// LMFE
module LMFE ( clk, reset, Din, in_en, busy, out_valid, Dout, mem_cen, mem_wen, mem_addr, mem_d, mem_q);
For scale: about 4,300 cells after synthesis, about 480 flip-flops, roughly 38,000 sq um of cells after synthesis.
clock: 4.75 ns
lec_check: 0
cap_margin: 35
core_aspect_ratio: 1.7
core_margin: 4
core_utilization: 57
gpl_timing_driven: 1
max_routing_layer: met5
slew_margin: 30
run.sh (not shown) runs the stock make flow with config.mk's settings and CLKGATE_MAP_FILE=.
Change:
Settings changed: CAP_MARGIN 35 to 20, CORE_ASPECT_RATIO 1.7 to not set, CORE_MARGIN 4 to 2, CORE_UTILIZATION 57 to 70, GPL_TIMING_DRIVEN 1 to not set, MAX_ROUTING_LAYER met5 to not set, SLEW_MARGIN 30 to 20.
Clock period 4.75 ns to 3.5 ns, I/O delays scaled along.
The new run ran to the end with no violations.
Final area climbs by 0.87%.
Non-clock buffer count went up by 58.
Via count came out higher by 3.2%.
Worst hold slack stays flat.
Global-route usage grows by 7.1 points.
Synthesized area stays the same.
Wire length came out lower by 4.1%.
Combinational power rose by about 40%.
Worst setup slack gets worse by 820 ps.
Sequential power goes up by 36%.
Sequential share of layout area drops by 0.25 points.

========
Starting RTL as in the previous note.
==> flow/config.mk <==
export PLATFORM = sky130hd
export DESIGN_NAME = LMFE
export DESIGN_NICKNAME = LMFE
export VERILOG_FILES = /design/flow/design.v
export SDC_FILE = /design/flow/constraint.sdc
export NUM_CORES = 4
export LEC_CHECK = 0
export CAP_MARGIN = 0
export CELL_PAD_IN_SITES_DETAIL_PLACEMENT = 1
export CELL_PAD_IN_SITES_GLOBAL_PLACEMENT = 2
export CORE_ASPECT_RATIO = 1.06
export CORE_MARGIN = 2
export CORE_UTILIZATION = 20
export CTS_CLUSTER_DIAMETER = 77
export CTS_CLUSTER_SIZE = 81
export GPL_TIMING_DRIVEN = 0
export MIN_ROUTING_LAYER = met2
export PLACE_DENSITY_LB_ADDON = 0.28
export SLEW_MARGIN = 40
==> flow/constraint.sdc <==
create_clock -name core_clock -period 2.85 [get_ports {clk}]
set_input_delay 0.5700 -clock core_clock [delete_from_list [all_inputs] [get_ports {clk}]]
set_output_delay 0.5700 -clock core_clock [all_outputs]
set_load 0.01 [all_outputs]
The first run ran to the end with violations: setup timing.
Rerun with:
Settings changed: CAP_MARGIN 0 to 15, CELL_PAD_IN_SITES_DETAIL_PLACEMENT 1 to default, CELL_PAD_IN_SITES_GLOBAL_PLACEMENT 2 to default, CORE_ASPECT_RATIO 1.06 to default, CORE_UTILIZATION 20 to 70, CTS_CLUSTER_DIAMETER 77 to 93, CTS_CLUSTER_SIZE 81 to default, GPL_TIMING_DRIVEN 0 to default, MIN_ROUTING_LAYER met2 to default, PLACE_DENSITY_LB_ADDON 0.28 to default, SLEW_MARGIN 40 to 20.
Clock period 2.85 ns to 2.91 ns, I/O delays scaled along.
The new run produced a layout that fails on setup timing. First-iteration DRC count drops by well over a third. Via count shrinks by a quarter to a third. Count of clock-buffer cells in the layout came out higher by 3. Non-clock buffer count went down by 43. Hold slack improves by 0.041 ns. Clock power shrinks by a quarter to a third. Global-route usage came out higher by 9.1 points. Core utilization rose by 60 points. Die area decreases by well over a third.
Rerun with:
Settings changed: CAP_MARGIN 15 to 20, CORE_UTILIZATION 70 to 68, CTS_CLUSTER_DIAMETER 93 to default, CTS_CLUSTER_SIZE from default to 45.
Clock period 2.91 ns to 4.88 ns, I/O delays scaled along.
Outcome: With this change the flow finished with timing, DRC and antenna clean. Design area falls by 13%. Global-route usage falls by 3.7 points. Clock-buffer cell count is unchanged. Setup slack gains 1.4 ns. Hold slack gains 0.0057 ns. Total power falls by 39%.
Rerun with:
Settings changed: ABC_AREA from default to 1, CAP_MARGIN 20 to 5, CTS_CLUSTER_DIAMETER from default to 377, HOLD_SLACK_MARGIN from default to 0.29.
Clock period 4.88 ns to 2.56 ns, I/O delays scaled along.
Result:
- With this change the flow aborted during 5_1_grt
- die size goes down by 0.93%
- synthesized area came out lower by 0.94%
- synthesized cell count climbs by 18%
No activity file was given, so power comes from the tool's default toggle rates.
